Design mdc, start of the top module:
module mdc (clk, rst_n, start, A, B, out, done);
input clk, rst_n, start;
input [7:0] A, B;
output reg [7:0] out;
output reg done;
reg [1:0] state;
reg [7:0] A_aux, B_aux;
localparam IDLE = 2'b00;
localparam SUBTRACT = 2'b01;
localparam FINISHED = 2'b10;
always @(posedge clk or negedge rst_n) begin
    if (!rst_n) begin
        state <= IDLE;
        out <= 0;
        done <= 0;
    end else begin
        done <= 0;
        case (state)
            IDLE: begin
                state <= IDLE;
                if (start) begin
                    state <= SUBTRACT;
                    A_aux <= A;
                    B_aux <= B;
                end
            end
            SUBTRACT: begin
                state <= SUBTRACT;
                if (A_aux > B_aux)
                    A_aux <= A_aux - B_aux;
                else if (B_aux > A_aux)
                    B_aux <= B_aux - A_aux;
                else
                    state <= FINISHED;
            end
            FINISHED: begin
                state <= IDLE;
                done <= 1;
                out <= A_aux;
            end
            default: state <= IDLE;
        endcase
    end
end
endmodule
make LEC_CHECK=0 CAP_MARGIN=0 CORE_ASPECT_RATIO=0.5 CORE_MARGIN=2 CORE_UTILIZATION=72 CTS_BUF_LIST=sky130_fd_sc_hd__clkbuf_16 CTS_CLUSTER_DIAMETER=214 CTS_CLUSTER_SIZE=89 GPL_TIMING_DRIVEN=1 PLACE_DENSITY=0.36 SLEW_MARGIN=20 TNS_END_PERCENT=5 finish   # period 4.87 ns
run.sh (not shown) runs the stock make flow with config.mk's settings and CLKGATE_MAP_FILE=.
The first run completed without violations.
Rerun with:
- ABC_AREA: default -> 1
- CORE_ASPECT_RATIO: 0.5 -> default
- CTS_CLUSTER_DIAMETER: 214 -> default
- HOLD_SLACK_MARGIN: default -> 0.29
- PLACE_DENSITY: 0.36 -> 0.35
- SETUP_SLACK_MARGIN: default -> -0.13
- TNS_END_PERCENT: 5 -> default
- clock period: 4.87 -> 1.99 ns (I/O delays scaled with it)
=> The changed run died in 4_1_cts with DPL-0038. Area after synthesis fell by a few percent. Die area came out lower by a few percent. Synthesized cell count goes up by about a fifth.

---

run A:
The RTL this note starts from:
==> flow/design.v <==
module mdc (clk, rst_n, start, A, B, out, done);
input clk, rst_n, start;
input [7:0] A, B;
output reg [7:0] out;
output reg done;
reg [1:0] state;
reg [7:0] A_aux, B_aux;
localparam IDLE = 2'b00;
localparam SUBTRACT = 2'b01;
localparam FINISHED = 2'b10;
always @(posedge clk or negedge rst_n) begin
    if (!rst_n) begin
        state <= IDLE;
        out <= 0;
        done <= 0;
    end else begin
        done <= 0;
        case (state)
            IDLE: begin
                state <= IDLE;
                if (start) begin
                    state <= SUBTRACT;
                    A_aux <= A;
                    B_aux <= B;
                end
            end
            SUBTRACT: begin
                state <= SUBTRACT;
                if (A_aux > B_aux)
                    A_aux <= A_aux - B_aux;
                else if (B_aux > A_aux)
                    B_aux <= B_aux - A_aux;
                else
                    state <= FINISHED;
            end
            FINISHED: begin
                state <= IDLE;
                done <= 1;
                out <= A_aux;
            end
            default: state <= IDLE;
        endcase
    end
end
endmodule
==> flow/config.mk <==
export PLATFORM = sky130hd
export DESIGN_NAME = mdc
export DESIGN_NICKNAME = mdc
export VERILOG_FILES = /design/flow/design.v
export SDC_FILE = /design/flow/constraint.sdc
export NUM_CORES = 4
export LEC_CHECK = 0
export ABC_AREA = 1
export CAP_MARGIN = 40
export CORE_MARGIN = 2
export CORE_UTILIZATION = 72
export CTS_BUF_LIST = sky130_fd_sc_hd__clkbuf_16
export CTS_CLUSTER_SIZE = 15
export GPL_TIMING_DRIVEN = 1
export HOLD_SLACK_MARGIN = 0.24
export PLACE_DENSITY = 0.82
export SETUP_SLACK_MARGIN = -0.13
export SLEW_MARGIN = 20
==> flow/constraint.sdc <==
create_clock -name core_clock -period 2.07 [get_ports {clk}]
set_input_delay 0.4140 -clock core_clock [delete_from_list [all_inputs] [get_ports {clk}]]
set_output_delay 0.4140 -clock core_clock [all_outputs]
set_load 0.01 [all_outputs]
The log for run A ends in 5_1_grt with error GRT-0116, so the run never completed.
> inputs changed (run A -> run B)
==> flow/config.mk <==
export PLATFORM = sky130hd
export DESIGN_NAME = mdc
export DESIGN_NICKNAME = mdc
export VERILOG_FILES = /design/flow/design.v
export SDC_FILE = /design/flow/constraint.sdc
export NUM_CORES = 4
export LEC_CHECK = 0
export CAP_MARGIN = 40
export CORE_MARGIN = 2
export CORE_UTILIZATION = 68
export CTS_BUF_LIST = sky130_fd_sc_hd__clkbuf_16
export SLEW_MARGIN = 20
==> flow/constraint.sdc <==
create_clock -name core_clock -period 2.21 [get_ports {clk}]
set_input_delay 0.4420 -clock core_clock [delete_from_list [all_inputs] [get_ports {clk}]]
set_output_delay 0.4420 -clock core_clock [all_outputs]
set_load 0.01 [all_outputs]
==> results <==
- The log for run B ends in 5_1_grt with error GRT-0232, so the run never completed.
- Sum of net half-perimeters after detailed placement: higher on run B
- Row synthesized cell count: run B lower / run A higher
- [compare] base=run A new=run B: sink count of the clock tree saw little to no change; simple-gate portion of the synthesized area saw a decrease; final RePlAce weighted congestion saw an increase; number of buffers inserted for hold repair after clock tree synthesis saw little to no change.
- Going from run A to run B, the sequential-to-total area share from yosys stat was found to have gone down by 1.9 points.
- Delta (run B minus run A): area fraction in mux cells higher, adder-cell share of the synthesized area lower, number of buffers added for setup after CTS higher.
- As of run B, number of nets at floorplan had fallen by more than 10% compared to run A.
Relative to run B, the following input files were edited for run C:
diff --git a/flow/config.mk b/flow/config.mk
--- a/flow/config.mk
+++ b/flow/config.mk
@@ -6,7 +6,7 @@
 export NUM_CORES = 4
 export LEC_CHECK = 0
-export CAP_MARGIN = 40
+export CAP_MARGIN = 20
 export CORE_MARGIN = 2
-export CORE_UTILIZATION = 68
+export CORE_UTILIZATION = 40
 export CTS_BUF_LIST = sky130_fd_sc_hd__clkbuf_16
 export SLEW_MARGIN = 20
==> flow/constraint.sdc <==
create_clock -name core_clock -period 4.0 [get_ports {clk}]
set_input_delay 0.8000 -clock core_clock [delete_from_list [all_inputs] [get_ports {clk}]]
set_output_delay 0.8000 -clock core_clock [all_outputs]
set_load 0.01 [all_outputs]
Findings:
Comparing final estimated routing congestion in global placement for run B and run C, the smaller number came from run C. Run B | ERROR | 5_1_grt. Per the final summary, run C finished and its layout is clean on timing, DRC and antenna. Changes observed in run C relative to run B: number of core rows picked up an extra 6, area enclosed by the die boundary now larger. In the tables for run B and run C, floorplan utilization reads higher with run B.

---

Setup of v46:
Starts from the design.v that is shown in full above.
Settings: LEC_CHECK=0, CAP_MARGIN=20, CORE_MARGIN=2, CORE_UTILIZATION=68, CTS_BUF_LIST=sky130_fd_sc_hd__clkbuf_16, CTS_CLUSTER_SIZE=23, SLEW_MARGIN=20; clock period 2.16 ns.
v46: aborted in global routing (5_1_grt) (tool error)
## Diff of input files: v7 against v46
Settings: a deleted CTS_CLUSTER_SIZE that had been 23; an added HOLD_SLACK_MARGIN of -0.1; a change of CORE_UTILIZATION from 68 to 65.
==> results <==
Of v7 and v46, none finishes clean. The final report for v7 shows a completed flow and a layout that fails verification, specifically setup timing. Taking v46 as the reference, in v7 total die size +about 4.3%; total placed instance area -20 um^2; count of instantiated cells in the yosys netlist ~0 delta.
#### Input delta (v52 over v7)
Settings: a change of CORE_UTILIZATION from 65 to 67; a change of HOLD_SLACK_MARGIN from -0.1 to 0.3; a change of the clock period (ns, I/O delays scaled along) from 2.16 to 2.15.
Notes after the runs:
global routing (5_1_grt): v52 exited with error. On number of cell instances after yosys synthesis, v7 and v52 are basically level. The lower height of the chip came out of v52. v52: total instance count after detailed placement lower than v7. Max total number of placement rows across v7 and v52: v7. Initial standard-cell utilization of the core: v52 > v7. Per the comparison of v52 with v7, floorplan core area decreased by about 6.6% relative to the old numbers; post-placement setup slack decreased by 0.084 ns relative to the old numbers; weighted congestion at the end of routability-driven global placement increased by about 1.4% relative to the old numbers; die area decreased by 2.8% relative to the old numbers. The lower total half-perimeter wirelength after legalization and detailed placement of v7 and v52 is in v7.
[inputs] v50 vs v52
Settings: HOLD_SLACK_MARGIN: 0.3 -> unset; CORE_UTILIZATION: 67 -> 63; the clock period (ns, I/O delays scaled along): 2.15 -> 2.27.
[summary]
- v50 closes out successfully: all stages finished, all timing, DRC and antenna checks passed.
- In the flow results for v52 and v50, the placed wire-length estimate is larger on v52.
- Between v52 and v50, the die width is higher for v50.
- v52 → v50: placed instance area down 39 um^2, xor/xnor cell area share of the yosys netlist held, synthesized cell count flat.
- v50 vs. v52: post-synth area from yosys stat level; overall die area climbed 5.9%.
Relative to v50, the following input files were edited for v16:
Settings: swapping 63 for 31 in CORE_UTILIZATION; swapping 2.27 for 2.85 in the clock period (ns, I/O delays scaled along).
## What came out
Summary — sequential power, v16 relative to v50: lower, by 21%. v16 vs. v50: fmax went down by 7.0%. v16 ends up with a critical path depth that is 1 higher than in v50. Routing usage on met1 | v16 below v50. Part of the total power dissipated in the clock network, v50 and v16: higher on v16. Comparing v16 with v50, the setup clock skew after layout came out essentially unchanged. In summary, v16 completed successfully, with a layout that passed the timing, design-rule and antenna checks. Wire length ends up higher on v50. From v50 to v16 the numbers moved as follows: share of the clock period used by the worst path after layout shrank by 14 points; post-route cell area shrank by 8.2%.

---

Starts from the design.v that is shown in full above.
Settings: LEC_CHECK=0, CAP_MARGIN=40, CORE_MARGIN=2, CORE_UTILIZATION=72, CTS_BUF_LIST=sky130_fd_sc_hd__clkbuf_16, CTS_CLUSTER_SIZE=69, GPL_ROUTABILITY_DRIVEN=0, GPL_TIMING_DRIVEN=1, PLACE_DENSITY=0.38, SETUP_SLACK_MARGIN=0.29, SLEW_MARGIN=20; clock period 3.94 ns.
Edit:
--- a/flow/config.mk
+++ b/flow/config.mk
@@ -8 +8 @@
-export CAP_MARGIN = 40
+export CAP_MARGIN = 0
@@ -10 +10 @@
-export CORE_UTILIZATION = 72
+export CORE_UTILIZATION = 66
@@ -12,5 +11,0 @@
-export CTS_CLUSTER_SIZE = 69
-export GPL_ROUTABILITY_DRIVEN = 0
-export GPL_TIMING_DRIVEN = 1
-export PLACE_DENSITY = 0.38
-export SETUP_SLACK_MARGIN = 0.29
==> flow/constraint.sdc (replaced) <==
create_clock -name core_clock -period 2.2 [get_ports {clk}]
set_input_delay 0.4400 -clock core_clock [delete_from_list [all_inputs] [get_ports {clk}]]
set_output_delay 0.4400 -clock core_clock [all_outputs]
set_load 0.01 [all_outputs]
With this change the flow died in clock tree synthesis (DPL-0033). Die size is higher by 8.4%. Synthesized cell count stays the same. Area after synthesis is unchanged.
Edit:
--- a/flow/config.mk
+++ b/flow/config.mk
@@ -8 +8,2 @@
-export CAP_MARGIN = 0
+export ABC_AREA = 1
+export CAP_MARGIN = 20
@@ -10 +11 @@
-export CORE_UTILIZATION = 66
+export CORE_UTILIZATION = 68
==> flow/constraint.sdc (replaced) <==
create_clock -name core_clock -period 1.99 [get_ports {clk}]
set_input_delay 0.3980 -clock core_clock [delete_from_list [all_inputs] [get_ports {clk}]]
set_output_delay 0.3980 -clock core_clock [all_outputs]
set_load 0.01 [all_outputs]
Outcome: The changed run failed in global routing (GRT-0232). Die size fell by a few percent. Synthesized cell count rose by about a fifth. Synthesized area fell by a few percent.

---

// mdc: RTL as listed in full above, without the edits since
export LEC_CHECK = 0
export CAP_MARGIN = 35
export CORE_ASPECT_RATIO = 0.5
export CORE_MARGIN = 2
export CORE_UTILIZATION = 72
export CTS_BUF_LIST = sky130_fd_sc_hd__clkbuf_16
export CTS_CLUSTER_DIAMETER = 396
export CTS_CLUSTER_SIZE = 10
export SETUP_SLACK_MARGIN = 1.18
export SLEW_MARGIN = 20
create_clock -name core_clock -period 4.03 [get_ports {clk}]
The starting point finished clean.
Then changed:
==> flow/config.mk (replaced) <==
export PLATFORM = sky130hd
export DESIGN_NAME = mdc
export DESIGN_NICKNAME = mdc
export VERILOG_FILES = /design/flow/design.v
export SDC_FILE = /design/flow/constraint.sdc
export NUM_CORES = 4
export LEC_CHECK = 0
export CAP_MARGIN = 0
export CORE_MARGIN = 2
export CORE_UTILIZATION = 68
export CTS_BUF_LIST = sky130_fd_sc_hd__clkbuf_16
export SLEW_MARGIN = 20
==> flow/constraint.sdc (replaced) <==
create_clock -name core_clock -period 2.21 [get_ports {clk}]
set_input_delay 0.4420 -clock core_clock [delete_from_list [all_inputs] [get_ports {clk}]]
set_output_delay 0.4420 -clock core_clock [all_outputs]
set_load 0.01 [all_outputs]
Effect: With this change the flow aborted during global routing (5_1_grt). Die size rose by a few percent. Synthesized cell count stays the same. Synthesized area stays the same.
Then changed:
--- a/flow/config.mk
+++ b/flow/config.mk
@@ -6,5 +6,5 @@
 export NUM_CORES = 4
 export LEC_CHECK = 0
-export CAP_MARGIN = 0
+export CAP_MARGIN = 40
 export CORE_MARGIN = 2
 export CORE_UTILIZATION = 68
==> flow/constraint.sdc (replaced) <==
create_clock -name core_clock -period 2.15 [get_ports {clk}]
set_input_delay 0.4300 -clock core_clock [delete_from_list [all_inputs] [get_ports {clk}]]
set_output_delay 0.4300 -clock core_clock [all_outputs]
set_load 0.01 [all_outputs]
The new run did not get past global routing (5_1_grt), error DPL-0038.
Die area stays the same.
Synthesized area stays the same.
Synthesized cell count is unchanged.
Then changed:
--- a/flow/config.mk
+++ b/flow/config.mk
@@ -8,5 +8,5 @@
 export CAP_MARGIN = 40
 export CORE_MARGIN = 2
-export CORE_UTILIZATION = 68
+export CORE_UTILIZATION = 66
 export CTS_BUF_LIST = sky130_fd_sc_hd__clkbuf_16
 export SLEW_MARGIN = 20
==> flow/constraint.sdc (replaced) <==
create_clock -name core_clock -period 2.17 [get_ports {clk}]
set_input_delay 0.4340 -clock core_clock [delete_from_list [all_inputs] [get_ports {clk}]]
set_output_delay 0.4340 -clock core_clock [all_outputs]
set_load 0.01 [all_outputs]
The changed run died in clock tree synthesis (4_1_cts) on DPL-0033.
Area after synthesis is unchanged.
Die size increases by a few percent.
Synthesized cell count is unchanged.
Then changed:
--- a/flow/config.mk
+++ b/flow/config.mk
@@ -6,7 +6,7 @@
 export NUM_CORES = 4
 export LEC_CHECK = 0
-export CAP_MARGIN = 40
+export CAP_MARGIN = 20
 export CORE_MARGIN = 2
-export CORE_UTILIZATION = 66
+export CORE_UTILIZATION = 40
 export CTS_BUF_LIST = sky130_fd_sc_hd__clkbuf_16
 export SLEW_MARGIN = 20
==> flow/constraint.sdc (replaced) <==
create_clock -name core_clock -period 2.85 [get_ports {clk}]
set_input_delay 0.5700 -clock core_clock [delete_from_list [all_inputs] [get_ports {clk}]]
set_output_delay 0.5700 -clock core_clock [all_outputs]
set_load 0.01 [all_outputs]
=>
- The new run produced a clean layout
- die area goes up by 60%
- synthesized area is unchanged
- synthesized cell count is unchanged
Then changed:
--- a/flow/config.mk
+++ b/flow/config.mk
@@ -8,5 +8,6 @@
 export CAP_MARGIN = 20
 export CORE_MARGIN = 2
-export CORE_UTILIZATION = 40
+export CORE_UTILIZATION = 68
 export CTS_BUF_LIST = sky130_fd_sc_hd__clkbuf_16
+export CTS_CLUSTER_SIZE = 21
 export SLEW_MARGIN = 20
==> flow/constraint.sdc (replaced) <==
create_clock -name core_clock -period 2.15 [get_ports {clk}]
set_input_delay 0.4300 -clock core_clock [delete_from_list [all_inputs] [get_ports {clk}]]
set_output_delay 0.4300 -clock core_clock [all_outputs]
set_load 0.01 [all_outputs]
Effect: The new run aborted during global routing (5_1_grt). Die size went down by 39%. Synthesized cell count is unchanged. Synthesized area stays the same.

---

== the previous run ==
RTL: the design.v shown in full above, as it stands there.
make LEC_CHECK=0 CAP_MARGIN=20 CORE_ASPECT_RATIO=0.5 CORE_MARGIN=8 CORE_UTILIZATION=40 CTS_BUF_LIST=sky130_fd_sc_hd__clkbuf_16 CTS_CLUSTER_DIAMETER=388 CTS_CLUSTER_SIZE=100 SLEW_MARGIN=20 TNS_END_PERCENT=10 finish   # period 4.0 ns
The previous run went all the way through synthesis, placement and routing and the layout is clean on timing, DRC and antenna.
Input changes introduced in the current run (baseline for comparison: the previous run):
- clearing CTS_CLUSTER_DIAMETER, which used to be 388
- swapping 40 for 69 in CORE_UTILIZATION
- swapping 10 for 15 in TNS_END_PERCENT
- clearing CTS_CLUSTER_SIZE, which used to be 100
- swapping 8 for 2 in CORE_MARGIN
Notes after the runs:
The previous run was carried through to the last stage, and its layout satisfied the timing, design-rule and antenna checks. The current run was carried through to the last stage, and its layout satisfied the timing, design-rule and antenna checks. The current run — final weighted congestion in routability-driven placement about 10% higher, the previous run as reference. Compared with the previous run, the current run ends up with less cell area. Compared with the previous run, pin count of the biggest net entering global routing in the current run increased by more than a quarter. Summary of the current run over the previous run: number of standard cells reported by yosys ~0 delta; power in the clock group grew by about 30%; number of vias per cell after detailed routing rose 32%; setup slack of the most critical reg-to-reg path went down 0.28 ns; buffering overhead has decreased. Relative to the previous run, the fraction of area in registers of the current run is higher by 0.31 points. Summary of the current run over the previous run: worst path setup slack after routing now sits lower; final tally of hold violations has remained practically unchanged.
Power and IR drop assume default switching activity.
